<file path="flow/design.v">
module branch_history_register #(parameter M = 4) (
    input logic clk,
    input logic reset,
    input logic branch_outcome,   
    output logic [M-1:0] bhr_out  
);
    always_ff @(posedge clk or posedge reset) begin
        if (reset) 
            bhr_out <= 0;  
        else 
            bhr_out <= {bhr_out[M-2:0], branch_outcome};  
    end
endmodule
module mnk_bit_predictor #(parameter K = 4,
                        parameter N = 2,
                        parameter M = 4
                        ) (
    input logic clk,
    input logic reset,
    input logic [K-1:0] index,
    input logic [M-1:0] bhr_in,
    input logic branch_outcome,        
    output logic prediction            
);
    logic [N-1:0] pht [((1<<K)*(1<<M))-1:0];  
    logic [K + M -1:0] new_index;
    assign new_index = {bhr_in,index};
    assign prediction = pht[new_index][N-1];
    always_ff @(posedge clk , posedge reset) begin
        if (reset) begin
            for (int i = 0; i < (1<<K)*(1<<M); i++)
                pht[i] <= 0;  
        end
        else begin
            if (branch_outcome) begin
                if (~(&pht[new_index]))
                    pht[new_index] <= pht[new_index] + 1;
            end
            else begin
                if (pht[new_index] > 0)
                    pht[new_index] <= pht[new_index] - 1;
            end
        end
    end
endmodule
module predictor_top #(parameter M = 3, parameter K = 4, parameter N = 3) (
    input logic clk,
    input logic reset,
    input logic [K-1:0] index,
    input logic branch_outcome,  
    output logic prediction,      
    output logic success
);
    logic [M-1:0] bhr_out;      
    branch_history_register #(M) bhr_inst (
        .clk(clk),
        .reset(reset),
        .branch_outcome(branch_outcome),
        .bhr_out(bhr_out)
    );
    mnk_bit_predictor #(K, N, M) pht_inst (
        .clk(clk),
        .reset(reset),
        .index(index),
        .bhr_in (bhr_out),
        .branch_outcome(branch_outcome),
        .prediction(prediction)
    );
    always_comb  begin
        if (prediction == branch_outcome)
        begin success = 1; end
        else begin
        success = 0;
        end
    end 
endmodule
</file>
<file path="flow/run.sh">
#!/bin/bash
# the make line also repeats each setting of config.mk as NAME=value (left out here)
make -C /OpenROAD-flow-scripts/flow DESIGN_CONFIG=/design/flow/config.mk WORK_HOME=/design/flow/orfs CLKGATE_MAP_FILE= finish
</file>
<file path="flow/config.mk">
export PLATFORM = sky130hd
export DESIGN_NAME = predictor_top
export DESIGN_NICKNAME = predictor_top
export VERILOG_FILES = /design/flow/design.v
export SDC_FILE = /design/flow/constraint.sdc
export NUM_CORES = 4
export LEC_CHECK = 0
export ABC_AREA = 1
export CAP_MARGIN = 20
export CORE_MARGIN = 2
export CORE_UTILIZATION = 72
export CTS_CLUSTER_DIAMETER = 395
export HOLD_SLACK_MARGIN = 0.3
export PLACE_DENSITY = 0.41
export SLEW_MARGIN = 20
</file>
<file path="flow/constraint.sdc">
create_clock -name core_clock -period 4.23 [get_ports {clk}]
set_input_delay 0.8460 -clock core_clock [delete_from_list [all_inputs] [get_ports {clk}]]
set_output_delay 0.8460 -clock core_clock [all_outputs]
set_load 0.01 [all_outputs]
</file>
==> results of run 1 <==
==> routing by layer <==
metal	vias to the layer above	global-route usage (%)	wire length (um)
met5	-	0	0
met4	0	25.3	3630
met3	344	9.61	7410
met2	1421	69.8	29700
met1	9888	54.3	23300
li1	9709	-	-
==> timing repair <==
item / 4_1_cts / 5_1_grt
setup endpoints to repair: 4 / 3
pin swaps: 1 / 3
endpoints found under the hold margin: 0 / 0
resized: 50 / 88
buffers inserted: 2 / 5
==> final cells by class <==
type | count | share of cell area, %
sequential | 387 | 40.1
clock buffer | 58 | 5.02
multi-input combinational | 2362 | 40.6
tap | 378 | 1.96
antenna | 1 | 0.0104
clock inverter | 13 | 0.596
timing repair buffer | 235 | 9.27
inverter | 155 | 2.46
==> results.sh, run 1 <==
# flow metrics
export IMPL_outcome="failed layout checks"
export IMPL_check_faults="setup timing"
export IMPL_ys_top_cells_by_count="nand2_1, nand3_1, nor2_1"
export IMPL_clk_power_mw=3.69
export IMPL_ant_nets=0
export IMPL_edf_count=0
export IMPL_maxPowerGroup="registers"
export IMPL_fp_utilization_pct=73.4
export IMPL_worstMarginPinSlew_ns=0.805
export IMPL_clock_latency_ns=0.56
export IMPL_cp_end_kind="primary output"
export IMPL_topCellsByArea="dfrtp_1, nand2_1, nand3_1"
export IMPL_cp_max_fo=7
export IMPL_ys_async_sr_fraction_pct=100
export IMPL_cp_common_cell="nand2_1"
export IMPL_holdBufCountCts=0
export IMPL_min_path_cells=2
export IMPL_drt_iter0_markers=2943
export IMPL_muxShareOfSynthArea_pct=0
export IMPL_final_cells=3589
export IMPL_slew_headroom_pct=46.2
export IMPL_clock_sinks=387
export IMPL_cts_tree="yes"
export IMPL_seqPwrFrac_pct=44.3
export IMPL_netlist_area_sq_um=20400
export IMPL_r2r_end="pht_inst.pht[53][1]$_DFFE_PP0P_"
export IMPL_drtPass1Iterations=8
export IMPL_syn_to_final_growth_pct=18.2
export IMPL_final_nets=3190
export IMPL_cp_top_family="simple AND/OR/NAND/NOR gates"
export IMPL_wirelength_mm=64.0
export IMPL_io_buffers=8
export IMPL_die_w_um=172
export IMPL_setup_violations=1
export IMPL_final_util_pct=86.7
export IMPL_critPathCapture="success"
export IMPL_n_fill_cell=1626
export IMPL_fin_crit_sh_pct=100
export IMPL_slowest_delay_ns=0.53
export IMPL_cp_depth=16
export IMPL_xor_area_share_pct=0
export IMPL_fin_ws_ns=-0.00162
export IMPL_top_cell_area_share_pct=47.4
export IMPL_grt_pass1_vias=20700
export IMPL_ys_sh_adder_pct=0.0979
export IMPL_dp_hpwl_mm=40.8
export IMPL_clkPwrFrac_pct=34.2
export IMPL_antenna_found_initial=0
export IMPL_flop_cell="dfrtp_1"
export IMPL_r2r_start="bhr_inst.bhr_out[0]$_DFF_PP0_"
export IMPL_criticalPathCategory="input port to primary output"
export IMPL_cts_root_buffer="clkbuf_16"
export IMPL_reg2reg_setup_slack_ns=0.17
export IMPL_avgSynthCellArea_sq_um=6.75
export IMPL_design_area_sq_um=24200
export IMPL_via_count=21400
export IMPL_tool_warnings=35
export IMPL_vias_per_cell=5.95
export IMPL_ys_cells=3030
export IMPL_core_sq_um=27900
export IMPL_peakVddDrop_mv=0.416
export IMPL_swShare_pct=32.8
export IMPL_startpoint_type="input port"
export IMPL_cp_slowest_cell="clkdlybuf4s50_1"
export IMPL_worstSetupStartpoint="index[2]"
export IMPL_die_height_um=172
export IMPL_required_ns=3.38
export IMPL_io_pins=9
export IMPL_crit_buf_inv=4
export IMPL_cp_arrival_ns=3.39
export IMPL_holdCritPathClass="flop to flop"
export IMPL_min_period_ns=4.23
export IMPL_gr_usage_all_layers_pct=43.4
export IMPL_pg_comb_mw=2.33
export IMPL_hold_end="pht_inst.pht[20][1]$_DFFE_PP0P_"
export IMPL_clk_path_buf_depth=3
export IMPL_switchingPower_mw=3.54
export IMPL_dp_slack_ns=-0.629
export IMPL_whs_ns=0.469
export IMPL_synth_distinct_cells=17
export IMPL_hold_start="pht_inst.pht[20][1]$_DFFE_PP0P_"
export IMPL_synthCells=3030
export IMPL_ys_warnings_count=4
export IMPL_rows=61
export IMPL_clk_pin_slew_worst_paths_ns=0.06
export IMPL_postPlaceCellArea_sq_um=22400
export IMPL_layout_area_seq_sq_um=9690
export IMPL_ys_flops=387
export IMPL_r2r_cells=19
export IMPL_maxCapViolations=0
export IMPL_placed_cells=3510
export IMPL_overflow=0
export IMPL_grt_start_max_net_pins=123
export IMPL_die_area_sq_um=29800
export IMPL_fin_skew_ns=0.0127
export IMPL_gp_congestion=0.971
export IMPL_pwr_density_cell_nw_per_um2=447
export IMPL_seq_power_mw=4.78
export IMPL_path_cells="clkbuf_4 > inv_1 > buf_4 > nand2_2 > nor2_4 > nand2_1 > o21ai_0 > nor2_1 > nand2_1 > nor2_1 > nand2_1 > nor2_4 > nand2_1 > nand3_1 > nand2_1 > clkdlybuf4s50_1"
export IMPL_postSynthSeqShare_pct=47.4
export IMPL_yosysTopAreaCell="dfrtp_1"
export IMPL_wl_per_cell_um=17.8
export IMPL_hold_viol=0
export IMPL_ys_sh_simple_pct=46.1
export IMPL_p_int_mw=7.26
export IMPL_power_frac_comb_pct=21.5
export IMPL_power_mw=10.8
export IMPL_synthAoiAreaFrac_pct=0.122
export IMPL_comb_area_sq_um=9800
export IMPL_drcViolationCount=0
export IMPL_slew_violations=0
export IMPL_synth_nets=3038
export IMPL_grt_first_pass_wirelength_mm=101
export IMPL_h_tree_depth=2
export IMPL_numCtsBuffers=41
export IMPL_synth_chip_area_sq_um=20400
export IMPL_power_leakage_nw=13.3
export IMPL_top_logic_kind="simple AND/OR/NAND/NOR gates"
export IMPL_fin_setup_tns_ns=-0.00162
export IMPL_most_common_cell="nand2_1"
export IMPL_fmax_mhz=236
==> run 2: changes to the inputs <==
- ABC_AREA: 1 -> default
- CTS_CLUSTER_DIAMETER: 395 -> default
- HOLD_SLACK_MARGIN: 0.3 -> default
- PLACE_DENSITY: 0.41 -> 0.36
- clock period: 4.23 -> 4.22 ns (I/O delays scaled with it)
==> run 2 against run 1 <==
The flow now stops in global routing. Synthesized cell count shrank 41%. Area after synthesis is 4.6% lower. Die size fell by 4.5%.
==> results.sh, run 2 <==
# source this file to load flow results
export IMPL_postPlaceCellArea_sq_um=22700
export IMPL_fp_utilization_pct=72.8
export IMPL_ys_sh_simple_pct=12.6
export IMPL_die_w_um=169
export IMPL_numCtsBuffers=40
export IMPL_netlist_area_sq_um=19500
export IMPL_ys_top_cells_by_count="dfrtp_1, mux2_2, o21ai_0"
export IMPL_h_tree_depth=2
export IMPL_die_area_sq_um=28400
export IMPL_dp_hpwl_mm=60.6
export IMPL_synth_chip_area_sq_um=19500
export IMPL_top_logic_kind="multiplexers"
export IMPL_placed_cells=2349
export IMPL_holdBufCountCts=0
export IMPL_haltStage="global routing"
export IMPL_synthCells=1795
export IMPL_die_height_um=169
export IMPL_muxShareOfSynthArea_pct=16.7
export IMPL_flop_cell="dfrtp_1"
export IMPL_synthAoiAreaFrac_pct=16.0
export IMPL_ys_cells=1795
export IMPL_synth_nets=1803
export IMPL_firstError="[ERROR GRT-0116] Global routing finished with congestion. Check the congestion regions in the DRC Viewer."
export IMPL_ys_sh_adder_pct=0.103
export IMPL_io_pins=9
export IMPL_rows=60
export IMPL_avgSynthCellArea_sq_um=10.9
export IMPL_postSynthSeqShare_pct=49.6
export IMPL_edf_count=0
export IMPL_cts_root_buffer="clkbuf_16"
export IMPL_clk_path_buf_depth=3
export IMPL_core_sq_um=26800
export IMPL_gp_congestion=1.19
export IMPL_most_common_cell="dfrtp_1"
export IMPL_synth_distinct_cells=85
export IMPL_clock_sinks=387
export IMPL_gr_usage_all_layers_pct=74.3
export IMPL_topCellsByArea="dfrtp_1, mux2_2, o21ai_0"
export IMPL_overflow=9
export IMPL_ys_warnings_count=4
export IMPL_outcome="stopped before the end"
export IMPL_top_cell_area_share_pct=49.6
export IMPL_ys_flops=387
export IMPL_yosysTopAreaCell="dfrtp_1"
export IMPL_xor_area_share_pct=0.135
export IMPL_io_buffers=8
export IMPL_ys_async_sr_fraction_pct=100
## run 2: stage by stage
stage | worst slack (ns) | total power, mW | setup TNS (ns)
floorplan | -1.83 | 6.54 | -707.41
global placement | -0.810 | 7.86 | -217.37
detailed placement | -0.918 | 8.03 | -249.55
CTS | -0.111 | 12.0 | -0.111
## run 2: what timing repair did
item,4_1_cts
endpoints found under the hold margin,0
endpoints found under the setup margin,383
resized,69
pin swaps,17
buffers inserted,15
## run 2: per-layer routing
| layer | overflow | track usage [%] |
|---|---|---|
| met5 | 0 | 32.0 |
| met1 | 0 | 78.7 |
| met4 | 6 | 67.5 |
| met3 | 0 | 57.2 |
| met2 | 3 | 90.1 |
==> run 3: changes to the inputs <==
- ABC_AREA: default -> 1
- CAP_MARGIN: 20 -> 5
- CTS_CLUSTER_DIAMETER: default -> 105
- GPL_ROUTABILITY_DRIVEN: default -> 0
- MAX_ROUTING_LAYER: default -> met5
- PLACE_DENSITY: 0.36 -> default
- TNS_END_PERCENT: default -> 80
- clock period: 4.22 -> 4.18 ns (I/O delays scaled with it)
==> run 3 against run 2 <==
Now clean on timing, DRC and antenna. Synthesized cell count increased by 69%. Die size increased by 4.7%. Area after synthesis increased by 4.8%.
==> results.sh, run 3 <==
# flow metrics
export IMPL_r2r_end="pht_inst.pht[67][1]$_DFFE_PP0P_"
export IMPL_hold_start="pht_inst.pht[26][1]$_DFFE_PP0P_"
export IMPL_seqPwrFrac_pct=44.3
export IMPL_slew_violations=0
export IMPL_topCellsByArea="dfrtp_1, nand2_1, nand3_1"
export IMPL_slew_headroom_pct=41.0
export IMPL_syn_to_final_growth_pct=17.3
export IMPL_drtPass1Iterations=7
export IMPL_fin_crit_sh_pct=98.1
export IMPL_avgSynthCellArea_sq_um=6.75
export IMPL_p_int_mw=7.36
export IMPL_numCtsBuffers=42
export IMPL_top_cell_area_share_pct=47.4
export IMPL_muxShareOfSynthArea_pct=0
export IMPL_ant_nets=0
export IMPL_slowest_delay_ns=0.47
export IMPL_criticalPathCategory="flop to primary output"
export IMPL_grt_pass1_vias=20900
export IMPL_ys_warnings_count=4
export IMPL_comb_area_sq_um=9680
export IMPL_clock_latency_ns=0.54
export IMPL_clk_pin_slew_worst_paths_ns=0.06
export IMPL_yosysTopAreaCell="dfrtp_1"
export IMPL_clock_sinks=387
export IMPL_cts_root_buffer="clkbuf_16"
export IMPL_worstMarginPinSlew_ns=0.883
export IMPL_power_leakage_nw=13.2
export IMPL_ys_async_sr_fraction_pct=100
export IMPL_h_tree_depth=2
export IMPL_cp_slowest_cell="clkdlybuf4s50_1"
export IMPL_seq_power_mw=4.83
export IMPL_r2r_cells=17
export IMPL_n_fill_cell=1613
export IMPL_flop_cell="dfrtp_1"
export IMPL_gr_usage_all_layers_pct=43.0
export IMPL_synth_distinct_cells=17
export IMPL_postSynthSeqShare_pct=47.4
export IMPL_ys_sh_adder_pct=0.0979
export IMPL_worstSetupStartpoint="bhr_inst.bhr_out[2]$_DFF_PP0_"
export IMPL_clk_path_buf_depth=3
export IMPL_via_count=21300
export IMPL_startpoint_type="flop"
export IMPL_vias_per_cell=5.94
export IMPL_clkPwrFrac_pct=34.0
export IMPL_min_path_cells=2
export IMPL_wl_per_cell_um=17.5
export IMPL_hold_end="pht_inst.pht[26][1]$_DFFE_PP0P_"
export IMPL_grt_start_max_net_pins=127
export IMPL_die_area_sq_um=29800
export IMPL_ys_cells=3030
export IMPL_power_frac_comb_pct=21.7
export IMPL_fp_utilization_pct=73.4
export IMPL_core_sq_um=27900
export IMPL_grt_first_pass_wirelength_mm=101
export IMPL_outcome="finished clean"
export IMPL_synth_nets=3038
export IMPL_fin_setup_tns_ns=0
export IMPL_xor_area_share_pct=0
export IMPL_min_period_ns=4.10
export IMPL_top_logic_kind="simple AND/OR/NAND/NOR gates"
export IMPL_cp_top_family="simple AND/OR/NAND/NOR gates"
export IMPL_netlist_area_sq_um=20400
export IMPL_drt_iter0_markers=2802
export IMPL_r2r_start="bhr_inst.bhr_out[0]$_DFF_PP0_"
export IMPL_edf_count=0
export IMPL_antenna_found_initial=0
export IMPL_final_nets=3179
export IMPL_layout_area_seq_sq_um=9690
export IMPL_wirelength_mm=62.7
export IMPL_synth_chip_area_sq_um=20400
export IMPL_setup_violations=0
export IMPL_required_ns=3.34
export IMPL_clk_power_mw=3.70
export IMPL_synthAoiAreaFrac_pct=0.122
export IMPL_holdCritPathClass="flop to flop"
export IMPL_cp_common_cell="nand2_1"
export IMPL_cp_max_fo=16
export IMPL_final_util_pct=86.1
export IMPL_swShare_pct=32.4
export IMPL_reg2reg_setup_slack_ns=0.35
export IMPL_fin_skew_ns=0.0203
export IMPL_switchingPower_mw=3.52
export IMPL_maxCapViolations=0
export IMPL_ys_top_cells_by_count="nand2_1, nand3_1, nor2_1"
export IMPL_die_height_um=172
export IMPL_postPlaceCellArea_sq_um=22500
export IMPL_whs_ns=0.468
export IMPL_cp_arrival_ns=3.27
export IMPL_dp_hpwl_mm=40.7
export IMPL_ys_sh_simple_pct=46.1
export IMPL_pg_comb_mw=2.36
export IMPL_die_w_um=172
export IMPL_hold_viol=0
export IMPL_overflow=0
export IMPL_rows=61
export IMPL_critPathCapture="prediction"
export IMPL_cts_tree="yes"
export IMPL_path_cells="inv_1 > nand3_1 > buf_8 > nor2_1 > buf_4 > nand2_1 > nand2_1 > nor2_2 > nand2_1 > nor2_2 > nand2_1 > nor2_2 > nand2_1 > nand2_1 > inv_1 > clkdlybuf4s50_1"
export IMPL_design_area_sq_um=24000
export IMPL_io_buffers=8
export IMPL_peakVddDrop_mv=0.365
export IMPL_drcViolationCount=0
export IMPL_holdBufCountCts=0
export IMPL_io_pins=9
export IMPL_ys_flops=387
export IMPL_most_common_cell="nand2_1"
export IMPL_tool_warnings=32
export IMPL_pwr_density_cell_nw_per_um2=454
export IMPL_maxPowerGroup="registers"
export IMPL_cp_end_kind="primary output"
export IMPL_crit_buf_inv=5
export IMPL_cp_depth=16
export IMPL_fmax_mhz=244
export IMPL_synthCells=3030
-- run 3: stage by stage --
stage                     power, mW  instances  setup WS (ns)
after floorplan                6.10       3030          -1.86
after global placement         7.04       3504         -0.430
after detailed placement       7.12       3504         -0.444
after CTS                      10.8       3574         0.0318
after global routing           11.3       3575        -0.0275
final                          10.9       3577         0.0781
-- run 3: layer usage --
metal / track usage, % / vias up / part of all wire, %
met5: 0 / - / 0
met4: 28.7 / 0 / 6.4
met3: 9.86 / 372 / 11
met2: 68.1 / 1412 / 46
met1: 52.8 / 9804 / 36
li1: - / 9663 / -
-- run 3: layout make-up --
class	instances	share of cell area (%)
diodes	2	0.0209
clock buffers	59	5.21
clock inverters	11	0.449
inverters	155	2.44
multi-input cells	2362	40.4
flip-flops and latches	387	40.4
well taps	378	1.97
repair buffers	223	9.16
-- run 3: timing repair --
action	4_1_cts	5_1_grt
endpoints found under the setup margin	2	2
buffers inserted	0	1
resized	39	37
pin swaps	1	0
==> run 4: changes to the inputs <==
- ABC_AREA: 1 -> default
- CAP_MARGIN: 5 -> 20
- CELL_PAD_IN_SITES_DETAIL_PLACEMENT: default -> 0
- CELL_PAD_IN_SITES_GLOBAL_PLACEMENT: default -> 3
- CTS_CLUSTER_DIAMETER: 105 -> default
- GPL_ROUTABILITY_DRIVEN: 0 -> default
- MAX_ROUTING_LAYER: met5 -> default
- MIN_ROUTING_LAYER: default -> met2
- PLACE_DENSITY: default -> 0.6
- TNS_END_PERCENT: 80 -> default
- clock period: 4.18 -> 8.51 ns (I/O delays scaled with it)
==> run 4 against run 3 <==
The run now fails in global placement without I/O. Die size down 4.5%. Synthesized cell count down 41%. Area after synthesis down 4.6%.
==> results.sh, run 4 <==
# source this file to load flow results
export IMPL_outcome="stopped before the end"
export IMPL_haltStage="global placement without I/O"
export IMPL_firstError="[ERROR GPL-0301] Utilization 137.955 % exceeds 100%."
export IMPL_synth_nets=1803
export IMPL_ys_warnings_count=4
export IMPL_postSynthSeqShare_pct=49.6
export IMPL_ys_sh_simple_pct=12.6
export IMPL_netlist_area_sq_um=19500
export IMPL_flop_cell="dfrtp_1"
export IMPL_core_sq_um=26800
export IMPL_rows=60
export IMPL_ys_flops=387
export IMPL_ys_top_cells_by_count="dfrtp_1, mux2_2, o21ai_0"
export IMPL_die_height_um=169
export IMPL_synthCells=1795
export IMPL_avgSynthCellArea_sq_um=10.9
export IMPL_top_cell_area_share_pct=49.6
export IMPL_edf_count=0
export IMPL_xor_area_share_pct=0.135
export IMPL_synthAoiAreaFrac_pct=16.0
export IMPL_synth_distinct_cells=85
export IMPL_ys_sh_adder_pct=0.103
export IMPL_die_area_sq_um=28400
export IMPL_ys_cells=1795
export IMPL_fp_utilization_pct=72.8
export IMPL_topCellsByArea="dfrtp_1, mux2_2, o21ai_0"
export IMPL_top_logic_kind="multiplexers"
export IMPL_yosysTopAreaCell="dfrtp_1"
export IMPL_ys_async_sr_fraction_pct=100
export IMPL_muxShareOfSynthArea_pct=16.7
export IMPL_die_w_um=169
export IMPL_most_common_cell="dfrtp_1"
export IMPL_synth_chip_area_sq_um=19500
==> run 5: changes to the inputs <==
- ABC_AREA: default -> 1
- CELL_PAD_IN_SITES_DETAIL_PLACEMENT: 0 -> default
- CELL_PAD_IN_SITES_GLOBAL_PLACEMENT: 3 -> default
- CORE_UTILIZATION: 72 -> 68
- CTS_CLUSTER_SIZE: default -> 37
- MIN_ROUTING_LAYER: met2 -> default
- clock period: 8.51 -> 4.92 ns (I/O delays scaled with it)
==> run 5 against run 4 <==
The run now finishes clean. Area after synthesis up 4.8%. Synthesized cell count increased by 69%. Die size is 11% higher.
==> results.sh, run 5 <==
# flow metrics
export IMPL_outcome="finished clean"
export IMPL_topCellsByArea="dfrtp_1, nand2_1, nand3_1"
export IMPL_cp_depth=14
export IMPL_clkPwrFrac_pct=35.1
export IMPL_fin_setup_tns_ns=0
export IMPL_die_w_um=177
export IMPL_r2r_end="pht_inst.pht[126][1]$_DFFE_PP0P_"
export IMPL_avgSynthCellArea_sq_um=6.75
export IMPL_numCtsBuffers=43
export IMPL_die_height_um=177
export IMPL_wirelength_mm=59.4
export IMPL_gp_congestion=0.934
export IMPL_cts_root_buffer="clkbuf_16"
export IMPL_rsz0062_at_grt="false"
export IMPL_yosysTopAreaCell="dfrtp_1"
export IMPL_fp_utilization_pct=69.0
export IMPL_drcViolationCount=0
export IMPL_hold_viol=0
export IMPL_ys_async_sr_fraction_pct=100
export IMPL_criticalPathCategory="flop to primary output"
export IMPL_top_cell_area_share_pct=47.4
export IMPL_min_period_ns=4.64
export IMPL_cp_end_kind="primary output"
export IMPL_ys_cells=3030
export IMPL_cp_top_family="simple AND/OR/NAND/NOR gates"
export IMPL_final_util_pct=78.6
export IMPL_ys_warnings_count=4
export IMPL_final_cells=3514
export IMPL_whs_ns=0.469
export IMPL_design_area_sq_um=23300
export IMPL_gr_usage_all_layers_pct=38.8
export IMPL_startpoint_type="flop"
export IMPL_switchingPower_mw=2.96
export IMPL_crit_buf_inv=2
export IMPL_clk_power_mw=3.22
export IMPL_fin_ws_ns=0.276
export IMPL_worstMarginPinSlew_ns=0.997
export IMPL_ys_sh_simple_pct=46.1
export IMPL_synth_distinct_cells=17
export IMPL_pwr_density_cell_nw_per_um2=394
export IMPL_drtPass1Iterations=6
export IMPL_maxCapViolations=0
export IMPL_wl_per_cell_um=16.9
export IMPL_seqPwrFrac_pct=44.5
export IMPL_antenna_found_initial=0
export IMPL_clk_pin_slew_worst_paths_ns=0.06
export IMPL_synth_nets=3038
export IMPL_ant_nets=0
export IMPL_synth_chip_area_sq_um=20400
export IMPL_cp_slowest_cell="nand3_1"
export IMPL_grt_first_pass_wirelength_mm=96.8
export IMPL_min_path_cells=2
export IMPL_ys_sh_adder_pct=0.0979
export IMPL_n_fill_cell=2178
export IMPL_holdCritPathClass="flop to flop"
export IMPL_ys_flops=387
export IMPL_hold_start="pht_inst.pht[13][0]$_DFFE_PP0P_"
export IMPL_clock_latency_ns=0.56
export IMPL_tool_warnings=41
export IMPL_reg2reg_setup_slack_ns=0.81
export IMPL_edf_count=0
export IMPL_comb_area_sq_um=9610
export IMPL_required_ns=3.94
export IMPL_grt_start_max_net_pins=157
export IMPL_critPathCapture="success"
export IMPL_dp_hpwl_mm=38.3
export IMPL_layout_area_seq_sq_um=9680
export IMPL_die_area_sq_um=31500
export IMPL_power_frac_comb_pct=20.4
export IMPL_postPlaceCellArea_sq_um=21800
export IMPL_top_logic_kind="simple AND/OR/NAND/NOR gates"
export IMPL_power_leakage_nw=12.8
export IMPL_pg_comb_mw=1.87
export IMPL_final_nets=3105
export IMPL_flop_cell="dfrtp_1"
export IMPL_seq_power_mw=4.08
export IMPL_cts_tree="yes"
export IMPL_cp_max_fo=16
export IMPL_drt_iter0_markers=2239
export IMPL_io_pins=9
export IMPL_clk_path_buf_depth=3
export IMPL_synthAoiAreaFrac_pct=0.122
export IMPL_clock_sinks=387
export IMPL_swShare_pct=32.3
export IMPL_vias_per_cell=5.76
export IMPL_fin_skew_ns=0.0243
export IMPL_cp_common_cell="nand2_1"
export IMPL_r2r_cells=19
export IMPL_most_common_cell="nand2_1"
export IMPL_slowest_delay_ns=0.63
export IMPL_syn_to_final_growth_pct=14.0
export IMPL_ys_top_cells_by_count="nand2_1, nand3_1, nor2_1"
export IMPL_worstSetupStartpoint="bhr_inst.bhr_out[1]$_DFF_PP0_"
export IMPL_peakVddDrop_mv=0.306
export IMPL_fin_crit_sh_pct=94.4
export IMPL_hold_end="pht_inst.pht[13][0]$_DFFE_PP0P_"
export IMPL_slew_violations=0
export IMPL_dp_slack_ns=-0.113
export IMPL_h_tree_depth=2
export IMPL_path_cells="inv_1 > nand3_1 > nor2_1 > nand2_1 > nand2_1 > nor2_1 > nand2_1 > nor2_1 > nand3_1 > nor2_1 > nand2_1 > nand3_1 > nand2_1 > clkdlybuf4s50_1"
export IMPL_rows=63
export IMPL_via_count=20200
export IMPL_io_buffers=8
export IMPL_r2r_start="bhr_inst.bhr_out[1]$_DFF_PP0_"
export IMPL_maxPowerGroup="registers"
export IMPL_overflow=0
export IMPL_grt_pass1_vias=19500
export IMPL_fmax_mhz=215
export IMPL_power_mw=9.17
export IMPL_core_sq_um=29600
export IMPL_synthCells=3030
export IMPL_placed_cells=3442
export IMPL_postSynthSeqShare_pct=47.4
export IMPL_setup_violations=0
export IMPL_xor_area_share_pct=0
export IMPL_slew_headroom_pct=33.5
export IMPL_muxShareOfSynthArea_pct=0
export IMPL_p_int_mw=6.21
export IMPL_netlist_area_sq_um=20400
export IMPL_cp_arrival_ns=3.66
## run 5: final cells by class
| class | count | area share (%) |
|---|---|---|
| tap | 390 | 2.09 |
| sequential | 387 | 41.5 |
| timing repair buffer | 148 | 6.68 |
| clock inverter | 13 | 0.832 |
| inverter | 155 | 2.51 |
| multi-input combinational | 2362 | 41.2 |
| clock buffer | 58 | 5.12 |
| antenna | 1 | 0.0107 |
## run 5: what timing repair did
| item | in CTS | in global routing |
|---|---|---|
| hold buffers | 0 | 0 |
| endpoints found under the setup margin | 2 | 2 |
| buffers inserted | 0 | 0 |
| resized | 11 | 31 |
## run 5: layer usage
| metal | vias up | GRT usage [%] | part of all wire, % |
|---|---|---|---|
| met3 | 215 | 6.49 | 9.0 |
| met4 | 0 | 19.9 | 5.2 |
| li1 | 9542 | - | - |
| met1 | 9495 | 50.2 | 39 |
| met2 | 994 | 63.3 | 46 |
| met5 | - | 0 | 0 |
==> run 6: changes to the inputs <==
- CELL_PAD_IN_SITES_DETAIL_PLACEMENT: default -> 1
- CELL_PAD_IN_SITES_GLOBAL_PLACEMENT: default -> 1
- CORE_MARGIN: 2 -> 4
- CORE_UTILIZATION: 68 -> 40
- CTS_CLUSTER_DIAMETER: default -> 80
- CTS_CLUSTER_SIZE: 37 -> 82
- MAX_ROUTING_LAYER: default -> met4
- MIN_ROUTING_LAYER: default -> met2
- PLACE_DENSITY: 0.6 -> default
- PLACE_DENSITY_LB_ADDON: default -> 0.11
- TNS_END_PERCENT: default -> 25
- clock period: 4.92 -> 6.0 ns (I/O delays scaled with it)
==> run 6 against run 5 <==
Global-route usage is 1.7 points higher. Final cell count is 5.6% higher. Count of clock-buffer cells in the layout is 27 lower. Worst hold slack better by 0.0096 ns. Synthesized cell count stayed put. Area after synthesis stayed put. Critical path depth is 3 higher. Largest cell class unchanged. Largest power group unchanged. Highest routed layer unchanged.
==> results.sh, run 6 <==
# flow metrics
export IMPL_clock_latency_ns=0.63
export IMPL_yosysTopAreaCell="dfrtp_1"
export IMPL_via_count=27300
export IMPL_muxShareOfSynthArea_pct=0
export IMPL_drcViolationCount=0
export IMPL_rsz0062_at_grt="false"
export IMPL_cp_depth=17
export IMPL_clk_path_buf_depth=3
export IMPL_min_period_ns=5.78
export IMPL_r2r_cells=18
export IMPL_design_area_sq_um=22600
export IMPL_gr_usage_all_layers_pct=40.5
export IMPL_ys_sh_adder_pct=0.0979
export IMPL_synthCells=3030
export IMPL_fin_skew_ns=0.0293
export IMPL_layout_area_seq_sq_um=9680
export IMPL_maxCapViolations=0
export IMPL_core_sq_um=50400
export IMPL_slew_headroom_pct=27.9
export IMPL_cp_top_family="simple AND/OR/NAND/NOR gates"
export IMPL_dp_hpwl_mm=45.8
export IMPL_ys_cells=3030
export IMPL_holdCritPathClass="flop to flop"
export IMPL_xor_area_share_pct=0
export IMPL_cp_end_kind="primary output"
export IMPL_die_height_um=234
export IMPL_wl_met1_um=0
export IMPL_worstMarginPinSlew_ns=1.08
export IMPL_most_common_cell="nand2_1"
export IMPL_topCellsByArea="dfrtp_1, nand2_1, nand3_1"
export IMPL_r2r_end="pht_inst.pht[5][1]$_DFFE_PP0P_"
export IMPL_fin_ws_ns=0.218
export IMPL_ant_nets=0
export IMPL_hold_start="pht_inst.pht[100][1]$_DFFE_PP0P_"
export IMPL_min_path_cells=2
export IMPL_rows=82
export IMPL_seq_power_mw=3.35
export IMPL_clk_pin_slew_worst_paths_ns=0.09
export IMPL_power_leakage_nw=12.2
export IMPL_reg2reg_setup_slack_ns=1.21
export IMPL_fp_utilization_pct=40.6
export IMPL_synth_chip_area_sq_um=20400
export IMPL_fmax_mhz=173
export IMPL_grt_start_max_net_pins=125
export IMPL_die_area_sq_um=54800
export IMPL_postPlaceCellArea_sq_um=21500
export IMPL_slew_violations=0
export IMPL_overflow=0
export IMPL_setup_violations=0
export IMPL_clk_power_mw=2.26
export IMPL_tool_warnings=30
export IMPL_grt_pass1_vias=30100
export IMPL_criticalPathCategory="input port to primary output"
export IMPL_gp_congestion=0.941
export IMPL_clock_sinks=387
export IMPL_fin_crit_sh_pct=96.4
export IMPL_antenna_found_initial=0
export IMPL_startpoint_type="input port"
export IMPL_outcome="finished clean"
export IMPL_p_int_mw=4.52
export IMPL_dp_slack_ns=0.227
export IMPL_drtPass1Iterations=6
export IMPL_ys_top_cells_by_count="nand2_1, nand3_1, nor2_1"
export IMPL_final_util_pct=44.9
export IMPL_io_buffers=8
export IMPL_final_nets=3018
export IMPL_synthAoiAreaFrac_pct=0.122
export IMPL_wl_met3_mm=29.3
export IMPL_grt_first_pass_wirelength_mm=113
export IMPL_wl_per_cell_um=19.3
export IMPL_die_w_um=234
export IMPL_ys_async_sr_fraction_pct=100
export IMPL_drt_iter0_markers=4104
export IMPL_peakVddDrop_mv=0.226
export IMPL_hold_end="pht_inst.pht[100][1]$_DFFE_PP0P_"
export IMPL_flop_cell="dfrtp_1"
export IMPL_clkPwrFrac_pct=31.3
export IMPL_cp_slowest_cell="clkdlybuf4s50_1"
export IMPL_ys_flops=387
export IMPL_slowest_delay_ns=0.55
export IMPL_cp_arrival_ns=4.58
export IMPL_netlist_area_sq_um=20400
export IMPL_comb_area_sq_um=9570
export IMPL_cp_common_cell="nand2_1"
export IMPL_seqPwrFrac_pct=46.4
export IMPL_swShare_pct=37.3
export IMPL_path_cells="clkdlybuf4s50_1 > inv_1 > nor2_1 > nand2_2 > buf_4 > nor2_1 > nand2_1 > nand2_1 > nor2_1 > nand2_1 > nor2_1 > nand2_1 > nor2_4 > nand2_1 > nand3_1 > nand2_1 > clkdlybuf4s50_1"
export IMPL_edf_count=0
export IMPL_holdBufCountCts=0
export IMPL_power_mw=7.21
export IMPL_switchingPower_mw=2.69
export IMPL_top_logic_kind="simple AND/OR/NAND/NOR gates"
export IMPL_required_ns=4.80
export IMPL_io_pins=9
export IMPL_crit_buf_inv=4
export IMPL_cts_tree="yes"
export IMPL_wirelength_mm=71.7
export IMPL_critPathCapture="success"
export IMPL_maxUsedRoutingLayer="met4"
export IMPL_r2r_start="bhr_inst.bhr_out[0]$_DFF_PP0_"
export IMPL_wl_met2_mm=36.8
export IMPL_synth_distinct_cells=17
export IMPL_maxPowerGroup="registers"
export IMPL_pg_comb_mw=1.61
export IMPL_worstSetupStartpoint="index[2]"
export IMPL_hold_viol=0
export IMPL_ys_warnings_count=4
export IMPL_avgSynthCellArea_sq_um=6.75
export IMPL_power_frac_comb_pct=22.3
export IMPL_cts_root_buffer="clkbuf_16"
export IMPL_ys_sh_simple_pct=46.1
export IMPL_top_cell_area_share_pct=47.4
export IMPL_numCtsBuffers=29
export IMPL_pwr_density_cell_nw_per_um2=319
export IMPL_synth_nets=3038
export IMPL_n_fill_cell=6585
export IMPL_postSynthSeqShare_pct=47.4
export IMPL_cp_max_fo=6
export IMPL_h_tree_depth=1
export IMPL_syn_to_final_growth_pct=10.5
export IMPL_vias_per_cell=7.36
-- run 6: metal layers --
| metal | up-vias | track usage (%) |
|---|---|---|
| li1 | 9294 | - |
| met1 | 9799 | - |
| met2 | 7569 | 48.0 |
| met3 | 655 | 53.9 |
| met4 | 0 | 4.51 |
| met5 | - | - |
-- run 6: cell type report --
type                            instances  area share [%]
Timing Repair Buffer                   75            3.91
Clock buffer                           31            3.33
Sequential cell                       387            42.9
Multi-Input combinational cell       2362            42.3
Tap cell                              672            3.72
Clock inverter                         21            1.17
Inverter                              155            2.59
Antenna cell                            7          0.0775
-- run 6: per-stage QoR --
stage / cells / hold WS, ns / TNS, ns
2_1_floorplan: 3030 / 0.349 / -156.32
3_3_place_gp: 3651 / 0.454 / 0
3_5_place_dp: 3651 / 0.460 / 0
4_1_cts: 3703 / 0.479 / 0
5_1_grt: 3703 / 0.496 / 0
6_report: 3710 / 0.479 / 0
-- run 6: repair_timing --
item,4_1_cts,5_1_grt
endpoints found under the setup margin,0,2
resized,0,15
setup buffers,0,0
==> run 7: changes to the inputs <==
- CELL_PAD_IN_SITES_DETAIL_PLACEMENT: 1 -> 2
- GPL_ROUTABILITY_DRIVEN: default -> 0
- GPL_TIMING_DRIVEN: default -> 0
==> run 7 against run 6 <==
The flow now stops in global routing. Die size did not move. Synthesized cell count unchanged. Area after synthesis did not move.
==> results.sh, run 7 <==
# source this file to load flow results
export IMPL_cts_root_buffer="clkbuf_16"
export IMPL_most_common_cell="nand2_1"
export IMPL_rows=82
export IMPL_synthAoiAreaFrac_pct=0.122
export IMPL_firstError="[ERROR GRT-0116] Global routing finished with congestion. Check the congestion regions in the DRC Viewer."
export IMPL_postSynthSeqShare_pct=47.4
export IMPL_ys_cells=3030
export IMPL_synth_chip_area_sq_um=20400
export IMPL_ys_flops=387
export IMPL_topCellsByArea="dfrtp_1, nand2_1, nand3_1"
export IMPL_overflow=436
export IMPL_top_cell_area_share_pct=47.4
export IMPL_clk_path_buf_depth=3
export IMPL_ys_top_cells_by_count="nand2_1, nand3_1, nor2_1"
export IMPL_xor_area_share_pct=0
export IMPL_gr_usage_all_layers_pct=83.9
export IMPL_ys_warnings_count=4
export IMPL_muxShareOfSynthArea_pct=0
export IMPL_flop_cell="dfrtp_1"
export IMPL_die_height_um=234
export IMPL_top_logic_kind="simple AND/OR/NAND/NOR gates"
export IMPL_dp_hpwl_mm=80.5
export IMPL_outcome="stopped before the end"
export IMPL_synthCells=3030
export IMPL_postCtsSetupBuffers=0
export IMPL_die_area_sq_um=54800
export IMPL_postPlaceCellArea_sq_um=21700
export IMPL_ys_sh_simple_pct=46.1
export IMPL_ys_async_sr_fraction_pct=100
export IMPL_io_pins=9
export IMPL_avgSynthCellArea_sq_um=6.75
export IMPL_core_sq_um=50400
export IMPL_synth_nets=3038
export IMPL_haltStage="global routing"
export IMPL_yosysTopAreaCell="dfrtp_1"
export IMPL_netlist_area_sq_um=20400
export IMPL_h_tree_depth=1
export IMPL_ys_sh_adder_pct=0.0979
export IMPL_numCtsBuffers=31
export IMPL_synth_distinct_cells=17
export IMPL_clock_sinks=387
export IMPL_die_w_um=234
export IMPL_edf_count=0
export IMPL_placed_cells=3724
export IMPL_holdBufCountCts=0
export IMPL_fp_utilization_pct=40.6
export IMPL_io_buffers=8
==> run 7: repair_timing <==
item,4_1_cts
endpoints found under the setup margin,258
pin swaps,0
resized,67
endpoints found under the hold margin,0
==> run 7: routing by layer <==
layer / GRT usage, % / GRT overflow
met5: - / -
met4: 68.7 / 77
met3: 90.2 / 293
met2: 86.7 / 66
met1: - / -
==> run 7: metrics by stage <==
step | setup TNS [ns] | setup slack (ns) | utilization [%]
floorplan | -156.32 | -0.404 | -
global placement | -1680.95 | -3.45 | 42.4
detailed placement | -454.97 | -2.38 | 43.0
CTS | -0.133 | -0.133 | 45.5
==> run 8: changes to the inputs <==
- ABC_AREA: 1 -> default
- CELL_PAD_IN_SITES_DETAIL_PLACEMENT: 2 -> 0
- CELL_PAD_IN_SITES_GLOBAL_PLACEMENT: 1 -> 2
- CORE_MARGIN: 4 -> 2
- CORE_UTILIZATION: 40 -> 16
- CTS_CLUSTER_DIAMETER: 80 -> default
- CTS_CLUSTER_SIZE: 82 -> default
- GPL_ROUTABILITY_DRIVEN: 0 -> default
- GPL_TIMING_DRIVEN: 0 -> default
- PLACE_DENSITY_LB_ADDON: 0.11 -> 0.2
- SETUP_SLACK_MARGIN: default -> 0.14
- SLEW_MARGIN: 20 -> 0
- TNS_END_PERCENT: 25 -> default
- clock period: 6.0 -> 8.51 ns (I/O delays scaled with it)
==> run 8 against run 7 <==
Now clean on timing, DRC and antenna. Area after synthesis shrank 4.6%. Synthesized cell count is 41% lower. Die size increased by 130%.
==> results.sh, run 8 <==
# flow metrics
export IMPL_outcome="finished clean"
export IMPL_syn_to_final_growth_pct=22.4
export IMPL_maxPowerGroup="registers"
export IMPL_min_period_ns=8.18
export IMPL_power_leakage_nw=9.68
export IMPL_top_logic_kind="multiplexers"
export IMPL_slew_violations=0
export IMPL_holdBufCountCts=0
export IMPL_ys_sh_adder_pct=0.103
export IMPL_maxCapViolations=0
export IMPL_cp_end_kind="primary output"
export IMPL_fin_crit_sh_pct=96.2
export IMPL_hold_start="pht_inst.pht[98][1]$_DFFE_PP0P_"
export IMPL_rsz0062_at_grt="false"
export IMPL_muxShareOfSynthArea_pct=16.7
export IMPL_netlist_area_sq_um=19500
export IMPL_ys_async_sr_fraction_pct=100
export IMPL_grt_start_max_net_pins=111
export IMPL_clock_latency_ns=0.66
export IMPL_cts_resized_gates=0
export IMPL_startpoint_type="input port"
export IMPL_edf_count=0
export IMPL_h_tree_depth=2
export IMPL_worstSetupStartpoint="index[0]"
export IMPL_crit_buf_inv=5
export IMPL_topCellsByArea="dfrtp_1, mux2_2, o21ai_0"
export IMPL_reg2reg_setup_slack_ns=2.16
export IMPL_slowest_delay_ns=0.65
export IMPL_placed_cells=3364
export IMPL_most_common_cell="dfrtp_1"
export IMPL_cp_top_family="buffers and inverters"
export IMPL_drt_iter0_markers=3994
export IMPL_yosysTopAreaCell="dfrtp_1"
export IMPL_ant_nets=0
export IMPL_postPlaceCellArea_sq_um=21900
export IMPL_r2r_start="bhr_inst.bhr_out[1]$_DFF_PP0_"
export IMPL_clk_pin_slew_worst_paths_ns=0.06
export IMPL_rows=128
export IMPL_postSynthSeqShare_pct=49.6
export IMPL_wirelength_mm=119
export IMPL_tool_warnings=34
export IMPL_io_buffers=8
export IMPL_die_area_sq_um=125000
export IMPL_flop_cell="dfrtp_1"
export IMPL_final_cells=3473
export IMPL_cts_root_buffer="clkbuf_16"
export IMPL_synth_distinct_cells=85
export IMPL_holdCritPathClass="flop to flop"
export IMPL_clk_power_mw=2.47
export IMPL_min_path_cells=1
export IMPL_synth_nets=1803
export IMPL_synthAoiAreaFrac_pct=16.0
export IMPL_ys_sh_simple_pct=12.6
export IMPL_cp_depth=13
export IMPL_drcViolationCount=0
export IMPL_ys_cells=1795
export IMPL_synthCells=1795
export IMPL_required_ns=6.81
export IMPL_ys_flops=387
export IMPL_gp_congestion=0.993
export IMPL_ys_top_cells_by_count="dfrtp_1, mux2_2, o21ai_0"
export IMPL_r2r_end="pht_inst.pht[67][1]$_DFFE_PP0P_"
export IMPL_path_cells="buf_6 > buf_4 > nor3b_2 > buf_6 > o211ai_1 > o211ai_1 > a2111oi_1 > nand4_1 > nor4b_2 > buf_4 > nor2_1 > xnor2_1 > clkdlybuf4s50_1"
export IMPL_fin_skew_ns=0.0404
export IMPL_cp_arrival_ns=6.48
export IMPL_p_int_mw=4.23
export IMPL_grt_pass1_vias=25100
export IMPL_cts_tree="yes"
export IMPL_grt_first_pass_wirelength_mm=159
export IMPL_gr_usage_all_layers_pct=29.6
export IMPL_critPathCapture="success"
export IMPL_setup_violations=0
export IMPL_seq_power_mw=2.63
export IMPL_avgSynthCellArea_sq_um=10.9
export IMPL_via_count=22100
export IMPL_cp_slowest_cell="o211ai_1"
export IMPL_drtPass1Iterations=8
export IMPL_cp_max_fo=42
export IMPL_power_frac_comb_pct=21.1
export IMPL_io_pins=9
export IMPL_numCtsBuffers=51
export IMPL_fin_setup_tns_ns=0
export IMPL_clkPwrFrac_pct=38.2
export IMPL_switchingPower_mw=2.24
export IMPL_pwr_density_cell_nw_per_um2=271
export IMPL_wl_per_cell_um=34.1
export IMPL_ys_warnings_count=4
export IMPL_clk_path_buf_depth=3
export IMPL_final_nets=1807
export IMPL_slew_headroom_pct=18.6
export IMPL_dp_hpwl_mm=77.6
export IMPL_postCtsSetupBuffers=0
export IMPL_criticalPathCategory="input port to primary output"
export IMPL_die_w_um=353
export IMPL_core_sq_um=121000
export IMPL_final_util_pct=19.7
export IMPL_r2r_cells=15
export IMPL_hold_end="pht_inst.pht[98][1]$_DFFE_PP0P_"
export IMPL_design_area_sq_um=23900
export IMPL_clock_sinks=387
export IMPL_peakVddDrop_mv=0.152
export IMPL_xor_area_share_pct=0.135
export IMPL_die_height_um=353
export IMPL_fmax_mhz=122
export IMPL_seqPwrFrac_pct=40.7
export IMPL_fp_utilization_pct=16.1
export IMPL_hold_viol=0
export IMPL_worstMarginPinSlew_ns=1.22
export IMPL_antenna_found_initial=0
export IMPL_synth_chip_area_sq_um=19500
export IMPL_top_cell_area_share_pct=49.6
export IMPL_swShare_pct=34.7
export IMPL_vias_per_cell=6.36
export IMPL_overflow=0
export IMPL_pg_comb_mw=1.37
run 8: layer usage:
layer | track usage, % | up-vias | part of all wire, %
met5 | - | - | 0
met2 | 32.3 | 7741 | 48
met3 | 41.0 | 677 | 45
met4 | 4.77 | 0 | 6.8
li1 | - | 6590 | -
met1 | - | 7094 | 0
run 8: cell type report:
type                    instances  area (sq um)
clock buffers                  83          1630
inverters                      15          60.1
repair buffers                132          1190
clock inverters                11           214
flip-flops and latches        387          9690
well taps                    1625          2030
multi-input cells            1212          9050
fillers                     13300         97500
diodes                          8          20.0
run 8: through the flow:
| step | total power [mW] | setup slack [ns] | hold WS, ns |
|---|---|---|---|
| detailed placement | 3.95 | 0.439 | 0.478 |
| global route | 6.69 | 0.202 | 0.513 |
| CTS | 6.39 | 0.427 | 0.492 |
| global placement | 3.94 | 0.337 | 0.469 |
| floorplan | 3.24 | 1.60 | 0.349 |
| finish | 6.47 | 0.327 | 0.484 |
==> run 9: changes to the inputs <==
- CELL_PAD_IN_SITES_DETAIL_PLACEMENT: 0 -> default
- CELL_PAD_IN_SITES_GLOBAL_PLACEMENT: 2 -> default
- CORE_UTILIZATION: 16 -> 67
- MAX_ROUTING_LAYER: met4 -> default
- MIN_ROUTING_LAYER: met2 -> default
- PLACE_DENSITY_LB_ADDON: 0.2 -> default
- SETUP_SLACK_MARGIN: 0.14 -> 1.08
- SLEW_MARGIN: 0 -> 20
- clock period: 8.51 -> 3.92 ns (I/O delays scaled with it)
==> run 9 against run 8 <==
The flow now stops in clock tree synthesis. Die size decreased by 76%. Synthesized cell count unchanged. Area after synthesis unchanged.
==> results.sh, run 9 <==
# source this file to load flow results
export IMPL_flop_cell="dfrtp_1"
export IMPL_edf_count=0
export IMPL_synthAoiAreaFrac_pct=16.0
export IMPL_ys_warnings_count=4
export IMPL_synthCells=1795
export IMPL_die_w_um=175
export IMPL_outcome="stopped before the end"
export IMPL_die_area_sq_um=30500
export IMPL_die_height_um=175
export IMPL_ys_sh_simple_pct=12.6
export IMPL_fp_utilization_pct=68.0
export IMPL_ys_sh_adder_pct=0.103
export IMPL_top_cell_area_share_pct=49.6
export IMPL_ys_async_sr_fraction_pct=100
export IMPL_yosysTopAreaCell="dfrtp_1"
export IMPL_most_common_cell="dfrtp_1"
export IMPL_xor_area_share_pct=0.135
export IMPL_netlist_area_sq_um=19500
export IMPL_synth_chip_area_sq_um=19500
export IMPL_dp_hpwl_mm=63.7
export IMPL_dp_slack_ns=-1.34
export IMPL_synth_distinct_cells=85
export IMPL_synth_nets=1803
export IMPL_firstError="[ERROR DPL-0033] detailed placement checks failed during check placement."
export IMPL_avgSynthCellArea_sq_um=10.9
export IMPL_postSynthSeqShare_pct=49.6
export IMPL_core_sq_um=28700
export IMPL_rows=62
export IMPL_topCellsByArea="dfrtp_1, mux2_2, o21ai_0"
export IMPL_muxShareOfSynthArea_pct=16.7
export IMPL_gp_congestion=1.23
export IMPL_io_pins=9
export IMPL_ys_top_cells_by_count="dfrtp_1, mux2_2, o21ai_0"
export IMPL_ys_cells=1795
export IMPL_haltStage="clock tree synthesis"
export IMPL_postPlaceCellArea_sq_um=23600
export IMPL_ys_flops=387
export IMPL_top_logic_kind="multiplexers"
export IMPL_io_buffers=8
## run 9: metrics by stage
stage	utilization (%)	instances	hold slack, ns
2_1_floorplan	-	1795	0.349
3_3_place_gp	82.2	2396	0.474
3_5_place_dp	82.2	2396	0.484
==> run 10: changes to the inputs <==
- ABC_AREA: default -> 1
- CAP_MARGIN: 20 -> 15
- CELL_PAD_IN_SITES_DETAIL_PLACEMENT: default -> 0
- CELL_PAD_IN_SITES_GLOBAL_PLACEMENT: default -> 1
- CORE_UTILIZATION: 67 -> 16
- GPL_ROUTABILITY_DRIVEN: default -> 1
- MAX_ROUTING_LAYER: default -> met4
- MIN_ROUTING_LAYER: default -> met2
- PLACE_DENSITY_LB_ADDON: default -> 0.2
- SETUP_SLACK_MARGIN: 1.08 -> 0.15
- SLEW_MARGIN: 20 -> 0
- clock period: 3.92 -> 8.51 ns (I/O delays scaled with it)
==> run 10 against run 9 <==
Now clean on timing, DRC and antenna. Synthesized cell count is 69% higher. Area after synthesis increased by 4.8%. Die size grew to 4.3 times the previous value.
==> results.sh, run 10 <==
# flow metrics
export IMPL_outcome="finished clean"
export IMPL_use_met1_pct=0
export IMPL_synth_distinct_cells=17
export IMPL_hold_end="pht_inst.pht[100][1]$_DFFE_PP0P_"
export IMPL_core_sq_um=127000
export IMPL_fin_ws_ns=0.854
export IMPL_slew_violations=0
export IMPL_io_buffers=8
export IMPL_met3_usage_pct=28.4
export IMPL_wirelength_mm=82.9
export IMPL_numCtsBuffers=53
export IMPL_crit_buf_inv=4
export IMPL_overflow=0
export IMPL_synthCells=3030
export IMPL_clock_sinks=387
export IMPL_dp_hpwl_mm=50.3
export IMPL_holdBufCountCts=0
export IMPL_gp_congestion=0.807
export IMPL_startpoint_type="input port"
export IMPL_synth_chip_area_sq_um=20400
export IMPL_slowest_delay_ns=0.65
export IMPL_seqPwrFrac_pct=40.6
export IMPL_ys_async_sr_fraction_pct=100
export IMPL_cp_end_kind="primary output"
export IMPL_netlist_area_sq_um=20400
export IMPL_path_cells="clkdlybuf4s50_1 > inv_1 > nor2_1 > nand2_1 > buf_4 > nor2_1 > nand2_1 > nand2_1 > nor2_1 > nand2_1 > nor2_1 > nand2_1 > nor2_1 > nand2_1 > nand2_1 > nand2_1 > nand2_1 > clkdlybuf4s50_1"
export IMPL_h_tree_depth=2
export IMPL_vias_per_cell=5.68
export IMPL_grt_pass1_vias=30200
export IMPL_setup_violations=0
export IMPL_ys_sh_adder_pct=0.0979
export IMPL_muxShareOfSynthArea_pct=0
export IMPL_antenna_found_initial=0
export IMPL_placed_cells=4628
export IMPL_cp_slowest_cell="clkdlybuf4s50_1"
export IMPL_io_pins=9
export IMPL_fin_setup_tns_ns=0
export IMPL_rows=131
export IMPL_via_count=26800
export IMPL_cts_resized_gates=0
export IMPL_holdCritPathClass="flop to flop"
export IMPL_cts_tree="yes"
export IMPL_slew_headroom_pct=22.7
export IMPL_clkPwrFrac_pct=39.2
export IMPL_p_int_mw=3.78
export IMPL_final_cells=4724
export IMPL_tool_warnings=32
export IMPL_die_area_sq_um=131000
export IMPL_edf_count=0
export IMPL_reg2reg_setup_slack_ns=3.45
export IMPL_ant_nets=0
export IMPL_peakVddDrop_mv=0.145
export IMPL_yosysTopAreaCell="dfrtp_1"
export IMPL_final_nets=3029
export IMPL_grt_first_pass_wirelength_mm=125
export IMPL_critPathCapture="success"
export IMPL_switchingPower_mw=2.05
export IMPL_grt_use_met2_pct=21.4
export IMPL_ys_cells=3030
export IMPL_cp_common_cell="nand2_1"
export IMPL_pwr_density_cell_nw_per_um2=240
export IMPL_rsz0062_at_grt="false"
export IMPL_die_height_um=361
export IMPL_syn_to_final_growth_pct=18.7
export IMPL_top_logic_kind="simple AND/OR/NAND/NOR gates"
export IMPL_clk_pin_slew_worst_paths_ns=0.05
export IMPL_drt_iter0_markers=3004
export IMPL_fmax_mhz=131
export IMPL_layout_area_seq_sq_um=9680
export IMPL_criticalPathCategory="input port to primary output"
export IMPL_required_ns=6.81
export IMPL_r2r_start="bhr_inst.bhr_out[1]$_DFF_PP0_"
export IMPL_r2r_end="pht_inst.pht[70][2]$_DFFE_PP0P_"
export IMPL_xor_area_share_pct=0
export IMPL_hold_viol=0
export IMPL_cp_arrival_ns=5.95
export IMPL_ys_warnings_count=4
export IMPL_clk_path_buf_depth=3
export IMPL_cp_max_fo=7
export IMPL_pg_comb_mw=1.18
export IMPL_clk_power_mw=2.29
export IMPL_drtPass1Iterations=6
export IMPL_min_period_ns=7.66
export IMPL_grt_start_max_net_pins=127
export IMPL_fp_utilization_pct=16.1
export IMPL_fin_crit_sh_pct=90.0
export IMPL_cp_top_family="simple AND/OR/NAND/NOR gates"
export IMPL_worstSetupStartpoint="index[1]"
export IMPL_ys_flops=387
export IMPL_most_common_cell="nand2_1"
export IMPL_worstMarginPinSlew_ns=1.15
export IMPL_gr_usage_all_layers_pct=19.9
export IMPL_hold_start="pht_inst.pht[100][1]$_DFFE_PP0P_"
export IMPL_synth_nets=3038
export IMPL_swShare_pct=35.2
export IMPL_power_leakage_nw=12.4
export IMPL_maxPowerGroup="registers"
export IMPL_postCtsSetupBuffers=0
export IMPL_flop_cell="dfrtp_1"
export IMPL_ys_sh_simple_pct=46.1
export IMPL_r2r_cells=19
export IMPL_busiest_layer="met3"
export IMPL_avgSynthCellArea_sq_um=6.75
export IMPL_clock_latency_ns=0.66
export IMPL_maxCapViolations=0
export IMPL_topCellsByArea="dfrtp_1, nand2_1, nand3_1"
export IMPL_top_cell_area_share_pct=47.4
export IMPL_wl_per_cell_um=17.6
export IMPL_power_frac_comb_pct=20.3
export IMPL_insertedDiodeCount=0
export IMPL_drcViolationCount=0
export IMPL_cp_depth=18
export IMPL_comb_area_sq_um=9530
export IMPL_seq_power_mw=2.37
export IMPL_fin_skew_ns=0.0313
export IMPL_postSynthSeqShare_pct=47.4
export IMPL_synthAoiAreaFrac_pct=0.122
export IMPL_dp_slack_ns=0.952
export IMPL_ys_top_cells_by_count="nand2_1, nand3_1, nor2_1"
export IMPL_min_path_cells=2
export IMPL_die_w_um=361
export IMPL_cts_root_buffer="clkbuf_16"
export IMPL_n_fill_cell=14600
export IMPL_power_mw=5.83
-- run 10: area by class of cell --
type | count | share of cell area [%]
inverter | 155 | 2.41
sequential | 387 | 39.9
clock buffer | 89 | 6.94
clock inverter | 7 | 0.160
multi-input combinational | 2362 | 39.3
tap | 1662 | 8.57
timing repair buffer | 62 | 2.77
-- run 10: per-layer routing --
layer | vias to the layer above | wire, um
met5 | - | 0
met4 | 0 | 2980
met3 | 325 | 38000
met2 | 7331 | 42000
met1 | 9843 | 0
li1 | 9332 | -
-- run 10: per-stage QoR --
step / area (sq um) / hold WS [ns] / util, %
floorplan: 20400 / 0.349 / -
global placement: 22600 / 0.451 / 17.7
detailed placement: 22600 / 0.451 / 17.7
CTS: 24300 / 0.465 / 19.1
global route: 24300 / 0.486 / 19.1
finish: 24300 / 0.471 / 19.1
==> run 11: changes to the inputs <==
- ABC_AREA: 1 -> default
- CAP_MARGIN: 15 -> 20
- CELL_PAD_IN_SITES_DETAIL_PLACEMENT: 0 -> default
- CELL_PAD_IN_SITES_GLOBAL_PLACEMENT: 1 -> default
- CORE_UTILIZATION: 16 -> 70
- CTS_CLUSTER_SIZE: default -> 35
- GPL_ROUTABILITY_DRIVEN: 1 -> default
- MAX_ROUTING_LAYER: met4 -> default
- MIN_ROUTING_LAYER: met2 -> default
- PLACE_DENSITY: default -> 0.64
- PLACE_DENSITY_LB_ADDON: 0.2 -> default
- SETUP_SLACK_MARGIN: 0.15 -> -0.22
- SLEW_MARGIN: 0 -> 20
- clock period: 8.51 -> 4.01 ns (I/O delays scaled with it)
==> run 11 against run 10 <==
The layout now fails its checks (setup timing). Area after synthesis fell by 4.6%. Register-to-register slack got worse by 4.2 ns. Critical path depth fell by 8. Largest power group unchanged.
==> results.sh, run 11 <==
# flow metrics
export IMPL_gr_usage_all_layers_pct=59.6
export IMPL_ys_warnings_count=4
export IMPL_check_faults="setup timing"
export IMPL_die_area_sq_um=29200
export IMPL_slew_violations=0
export IMPL_muxShareOfSynthArea_pct=16.7
export IMPL_clock_sinks=387
export IMPL_power_leakage_nw=11.0
export IMPL_ys_top_cells_by_count="dfrtp_1, mux2_2, o21ai_0"
export IMPL_grt_start_max_net_pins=113
export IMPL_fin_ws_ns=-1.10
export IMPL_wirelength_mm=92.0
export IMPL_ys_sh_simple_pct=12.6
export IMPL_yosysTopAreaCell="dfrtp_1"
export IMPL_r2r_end="pht_inst.pht[40][1]$_DFFE_PP0P_"
export IMPL_top_logic_kind="multiplexers"
export IMPL_fin_skew_ns=0.0166
export IMPL_edf_count=0
export IMPL_hold_viol=0
export IMPL_fp_utilization_pct=70.6
export IMPL_grt_pass1_vias=18900
export IMPL_seqPwrFrac_pct=43.8
export IMPL_dp_hpwl_mm=58.2
export IMPL_cp_end_kind="primary output"
export IMPL_xor_area_share_pct=0.135
export IMPL_core_sq_um=27600
export IMPL_die_w_um=171
export IMPL_synth_distinct_cells=85
export IMPL_crit_buf_inv=3
export IMPL_critPathCapture="success"
export IMPL_fmax_mhz=196
export IMPL_io_pins=9
export IMPL_cp_max_fo=7
export IMPL_clock_latency_ns=0.55
export IMPL_avgSynthCellArea_sq_um=10.9
export IMPL_p_int_mw=8.48
export IMPL_hold_start="pht_inst.pht[57][0]$_DFFE_PP0P_"
export IMPL_clk_power_mw=3.91
export IMPL_most_common_cell="dfrtp_1"
export IMPL_vias_per_cell=8.08
export IMPL_design_area_sq_um=24700
export IMPL_ys_flops=387
export IMPL_whs_ns=0.500
export IMPL_clk_pin_slew_worst_paths_ns=0.06
export IMPL_postSynthSeqShare_pct=49.6
export IMPL_worstMarginPinSlew_ns=1.06
export IMPL_cp_arrival_ns=4.31
export IMPL_final_nets=2063
export IMPL_slew_headroom_pct=29.3
export IMPL_syn_to_final_growth_pct=26.5
export IMPL_wl_per_cell_um=37.2
export IMPL_peakVddDrop_mv=0.837
export IMPL_overflow=0
export IMPL_slowest_delay_ns=0.80
export IMPL_netlist_area_sq_um=19500
export IMPL_drtPass1Iterations=14
export IMPL_ys_sh_adder_pct=0.103
export IMPL_topCellsByArea="dfrtp_1, mux2_2, o21ai_0"
export IMPL_rsz0062_at_grt="true"
export IMPL_power_frac_comb_pct=25.8
export IMPL_swShare_pct=34.2
export IMPL_numCtsBuffers=41
export IMPL_min_period_ns=5.11
export IMPL_top_cell_area_share_pct=49.6
export IMPL_holdCritPathClass="flop to flop"
export IMPL_worstSetupStartpoint="bhr_inst.bhr_out[1]$_DFF_PP0_"
export IMPL_criticalPathCategory="flop to primary output"
export IMPL_die_height_um=171
export IMPL_synthAoiAreaFrac_pct=16.0
export IMPL_synth_nets=1803
export IMPL_min_path_cells=1
export IMPL_reg2reg_setup_slack_ns=-0.79
export IMPL_postPlaceCellArea_sq_um=22500
export IMPL_grt_first_pass_wirelength_mm=124
export IMPL_drt_iter0_markers=5086
export IMPL_cp_depth=10
export IMPL_ant_nets=0
export IMPL_cp_top_family="simple AND/OR/NAND/NOR gates"
export IMPL_hold_end="pht_inst.pht[57][0]$_DFFE_PP0P_"
export IMPL_tool_warnings=35
export IMPL_rows=61
export IMPL_via_count=20000
export IMPL_drcViolationCount=0
export IMPL_setup_violations=385
export IMPL_io_buffers=8
export IMPL_path_cells="buf_4 > nor2_1 > a21oi_1 > or4_4 > or2_4 > buf_12 > nor2_2 > nor2_4 > xnor2_2 > buf_2"
export IMPL_maxCapViolations=0
export IMPL_synthCells=1795
export IMPL_outcome="failed layout checks"
export IMPL_clk_path_buf_depth=3
export IMPL_cts_tree="yes"
export IMPL_required_ns=3.21
export IMPL_switchingPower_mw=4.40
export IMPL_pwr_density_cell_nw_per_um2=522
export IMPL_dp_slack_ns=-1.45
export IMPL_ys_async_sr_fraction_pct=100
export IMPL_maxPowerGroup="registers"
export IMPL_r2r_start="bhr_inst.bhr_out[1]$_DFF_PP0_"
export IMPL_antenna_found_initial=10
export IMPL_r2r_cells=14
export IMPL_ys_cells=1795
export IMPL_cts_root_buffer="clkbuf_16"
export IMPL_pg_comb_mw=3.33
export IMPL_startpoint_type="flop"
export IMPL_cp_slowest_cell="nor2_1"
export IMPL_clkPwrFrac_pct=30.3
export IMPL_synth_chip_area_sq_um=19500
export IMPL_holdBufCountCts=0
export IMPL_seq_power_mw=5.65
export IMPL_flop_cell="dfrtp_1"
export IMPL_gp_congestion=1.13
export IMPL_fin_crit_sh_pct=127
export IMPL_power_mw=12.9
export IMPL_h_tree_depth=2
==> run 11: stage by stage <==
stage,util (%),setup TNS (ns),std cells
floorplan,-,-809.17,1795
global placement,81.3,-489.43,2361
detailed placement,81.3,-477.62,2361
CTS,87.1,-49.07,2440
global route,89.2,-217.32,2465
finish,89.3,-222.74,2476
==> run 11: routing by layer <==
layer,GRT usage [%],up-vias,part of all wire (%),routed length (um)
met5,3.30,-,0.55,505
met3,31.2,1043,18,16800
met4,49.5,21,12,11200
met2,80.6,2455,38,35300
li1,-,7165,-,-
met1,69.5,9329,31,28200
==> run 11: area by class of cell <==
| type | instances | area, sq um |
|---|---|---|
| antenna | 14 | 35.0 |
| clock buffer | 62 | 1250 |
| clock inverter | 10 | 110 |
| fill | 1224 | 2960 |
| inverter | 15 | 63.8 |
| multi-input combinational | 1212 | 9320 |
| sequential | 387 | 9690 |
| tap | 378 | 473 |
| timing repair buffer | 398 | 3740 |
==> run 11: what timing repair did <==
action                                 in CTS  in global routing
resized                                    44                 73
setup endpoints to repair                 385                385
buffers inserted                            7                 29
pin swaps                                   7                 23
endpoints found under the hold margin       0                  0
cloned                                      0                  3
Power and IR drop assume default switching activity.
